==> job 4253: inputs <==
==> flow/design.v <==
module MUX(input [31:0] DMAport, output reg [24:0] out0, out1, out2, out3, out4, out5);
	always @ (*) begin
		out0 = 25'b0;
		out1 = 25'b0;
		out2 = 25'b0;
		out3 = 25'b0;
		out4 = 25'b0;
		out5 = 25'b0;
		case(DMAport[2:0])
			3'b000: out0 = DMAport[31:7];
			3'b001: out1 = DMAport[31:7];
			3'b010: out2 = DMAport[31:7];
			3'b011: out3 = DMAport[31:7];
			3'b100: out4 = DMAport[31:7];
			3'b101: out5 = DMAport[31:7];
			default:;
		endcase
	end
endmodule
module Register(input clk, input rst, input enable, input [23:0] datain, output reg [23:0] dataout);
	always @ (posedge clk or posedge rst) begin
		if (rst)
			dataout <= 24'b0;
		else if(enable)
			dataout <= datain;
	end
endmodule
module Wallace_BaughWooley (
    input  signed [7:0] a,
    input  signed [7:0] b,
    output signed [15:0] prod
);
    assign prod = a * b;
endmodule
module ConvEngine (
    input         clk,
    input         rst,
    input  [31:0] DMAport,        
    input         acc_enable,     
    input         acc_clear,      
    output [31:0] result          
);
    wire [24:0] mux_out0, mux_out1, mux_out2, mux_out3, mux_out4, mux_out5;
    MUX demux (
        .DMAport(DMAport),
        .out0(mux_out0),
        .out1(mux_out1),
        .out2(mux_out2),
        .out3(mux_out3),
        .out4(mux_out4),
        .out5(mux_out5)
    );
    wire [23:0] reg_data [5:0];
    Register reg0 (
        .clk(clk),
        .rst(rst),
        .enable(mux_out0[0]),
        .datain(mux_out0[24:1]),
        .dataout(reg_data[0])
    );
    Register reg1 (
        .clk(clk),
        .rst(rst),
        .enable(mux_out1[0]),
        .datain(mux_out1[24:1]),
        .dataout(reg_data[1])
    );
    Register reg2 (
        .clk(clk),
        .rst(rst),
        .enable(mux_out2[0]),
        .datain(mux_out2[24:1]),
        .dataout(reg_data[2])
    );
    Register reg3 (
        .clk(clk),
        .rst(rst),
        .enable(mux_out3[0]),
        .datain(mux_out3[24:1]),
        .dataout(reg_data[3])
    );
    Register reg4 (
        .clk(clk),
        .rst(rst),
        .enable(mux_out4[0]),
        .datain(mux_out4[24:1]),
        .dataout(reg_data[4])
    );
    Register reg5 (
        .clk(clk),
        .rst(rst),
        .enable(mux_out5[0]),
        .datain(mux_out5[24:1]),
        .dataout(reg_data[5])
    );
    wire signed [7:0] pixel [8:0];
    wire signed [7:0] kernel [8:0];
    assign pixel[0] = reg_data[0][23:16];
    assign pixel[1] = reg_data[0][15:8];
    assign pixel[2] = reg_data[0][7:0];
    assign pixel[3] = reg_data[1][23:16];
    assign pixel[4] = reg_data[1][15:8];
    assign pixel[5] = reg_data[1][7:0];
    assign pixel[6] = reg_data[2][23:16];
    assign pixel[7] = reg_data[2][15:8];
    assign pixel[8] = reg_data[2][7:0];
    assign kernel[0] = reg_data[3][23:16];
    assign kernel[1] = reg_data[3][15:8];
    assign kernel[2] = reg_data[3][7:0];
    assign kernel[3] = reg_data[4][23:16];
    assign kernel[4] = reg_data[4][15:8];
    assign kernel[5] = reg_data[4][7:0];
    assign kernel[6] = reg_data[5][23:16];
    assign kernel[7] = reg_data[5][15:8];
    assign kernel[8] = reg_data[5][7:0];
    wire signed [15:0] prod [8:0];
    Wallace_BaughWooley mult0 (.a(pixel[0]), .b(kernel[0]), .prod(prod[0]));
    Wallace_BaughWooley mult1 (.a(pixel[1]), .b(kernel[1]), .prod(prod[1]));
    Wallace_BaughWooley mult2 (.a(pixel[2]), .b(kernel[2]), .prod(prod[2]));
    Wallace_BaughWooley mult3 (.a(pixel[3]), .b(kernel[3]), .prod(prod[3]));
    Wallace_BaughWooley mult4 (.a(pixel[4]), .b(kernel[4]), .prod(prod[4]));
    Wallace_BaughWooley mult5 (.a(pixel[5]), .b(kernel[5]), .prod(prod[5]));
    Wallace_BaughWooley mult6 (.a(pixel[6]), .b(kernel[6]), .prod(prod[6]));
    Wallace_BaughWooley mult7 (.a(pixel[7]), .b(kernel[7]), .prod(prod[7]));
    Wallace_BaughWooley mult8 (.a(pixel[8]), .b(kernel[8]), .prod(prod[8]));
    wire signed [31:0] prod_ext [8:0];
    assign prod_ext[0] = {{16{prod[0][15]}}, prod[0]};
    assign prod_ext[1] = {{16{prod[1][15]}}, prod[1]};
    assign prod_ext[2] = {{16{prod[2][15]}}, prod[2]};
    assign prod_ext[3] = {{16{prod[3][15]}}, prod[3]};
    assign prod_ext[4] = {{16{prod[4][15]}}, prod[4]};
    assign prod_ext[5] = {{16{prod[5][15]}}, prod[5]};
    assign prod_ext[6] = {{16{prod[6][15]}}, prod[6]};
    assign prod_ext[7] = {{16{prod[7][15]}}, prod[7]};
    assign prod_ext[8] = {{16{prod[8][15]}}, prod[8]};
    wire signed [31:0] sum_products;
    assign sum_products = prod_ext[0] + prod_ext[1] + prod_ext[2] +
                          prod_ext[3] + prod_ext[4] + prod_ext[5] +
                          prod_ext[6] + prod_ext[7] + prod_ext[8];
    reg signed [31:0] accumulator;
    always @(posedge clk or posedge rst) begin
        if (rst) begin
            accumulator <= 32'b0;
        end else if (acc_clear) begin
            accumulator <= 32'b0;
        end else if (acc_enable) begin
            accumulator <= accumulator + sum_products;
        end
    end
    assign result = accumulator;
endmodule
==> flow/run.sh <==
#!/bin/bash
# the make line also repeats each setting of config.mk as NAME=value (left out here)
make -C /OpenROAD-flow-scripts/flow DESIGN_CONFIG=/design/flow/config.mk WORK_HOME=/design/flow/orfs CLKGATE_MAP_FILE= finish
==> flow/config.mk <==
export PLATFORM = sky130hd
export DESIGN_NAME = ConvEngine
export DESIGN_NICKNAME = ConvEngine
export VERILOG_FILES = /design/flow/design.v
export SDC_FILE = /design/flow/constraint.sdc
export NUM_CORES = 4
export LEC_CHECK = 0
export CAP_MARGIN = 35
export CELL_PAD_IN_SITES_DETAIL_PLACEMENT = 2
export CELL_PAD_IN_SITES_GLOBAL_PLACEMENT = 3
export CORE_MARGIN = 5
export CORE_UTILIZATION = 72
export CTS_CLUSTER_DIAMETER = 204
export GPL_TIMING_DRIVEN = 1
export PLACE_DENSITY_LB_ADDON = 0.26
export SETUP_SLACK_MARGIN = 2.63
export SLEW_MARGIN = 20
export TNS_END_PERCENT = 75
==> flow/constraint.sdc <==
create_clock -name core_clock -period 10.0 [get_ports {clk}]
set_input_delay 2.0000 -clock core_clock [delete_from_list [all_inputs] [get_ports {clk}]]
set_output_delay 2.0000 -clock core_clock [all_outputs]
set_load 0.01 [all_outputs]
==> job 5633: changes against job 4253 <==
==> flow/config.mk (replaced) <==
export PLATFORM = sky130hd
export DESIGN_NAME = ConvEngine
export DESIGN_NICKNAME = ConvEngine
export VERILOG_FILES = /design/flow/design.v
export SDC_FILE = /design/flow/constraint.sdc
export NUM_CORES = 4
export LEC_CHECK = 0
export CAP_MARGIN = 15
export CELL_PAD_IN_SITES_DETAIL_PLACEMENT = 1
export CORE_MARGIN = 2
export CORE_UTILIZATION = 72
export GPL_TIMING_DRIVEN = 0
export SETUP_SLACK_MARGIN = 0.65
export SLEW_MARGIN = 20
export TNS_END_PERCENT = 70
==> results.txt <==
run metrics: post-synthesis async set-or-reset flop share=1.000, chip width=232.8 um, Die Y-Extent=232.8 um, Post-synth EDFFs=0, status=did not finish, Core Footprint=49050 um^2, number of synthesized register bits=176, Halt Reason=[ERROR FLW-0024] Place density exceeds 1.0 (current PLACE_DENSITY_LB_ADDON =  0.26). Please check if the value of  PLACE_DENSITY_LB_ADDON is between 0 and 0.99., FP Util=0.7287, stage at which the flow ended=global placement without I/O, chip area=between 50000 and 60000 um^2
The numbers above come from job 4253.

==> results.txt <==
run metrics: FP Util=0.7302, status=did not finish, share of synthesized cell area in full adder, half adder and majority cells=0.5838, Die Y-Extent=226.8 um, stage at which the flow ended=detailed placement, synthesized area per cell=approximately 11 um^2, aoi share=0.01887, Post-synth EDFFs=0, number of distinct library cells after synthesis=57, Halt Reason=[ERROR DPL-0033] detailed placement checks failed during check placement., Most common reg cell=dfrtp_1, post-synthesis async set-or-reset flop share=1.000, cell count listed in synth_stat.txt=3363, tally of buffers added on design ports=about 60, number of synthesized register bits=176, post-synth top area share=0.5086, chip width=226.8 um, post-synth net total=4522, chip area=51440 um^2, Core Footprint=a little under 50000 um^2
The numbers above come from job 5633.

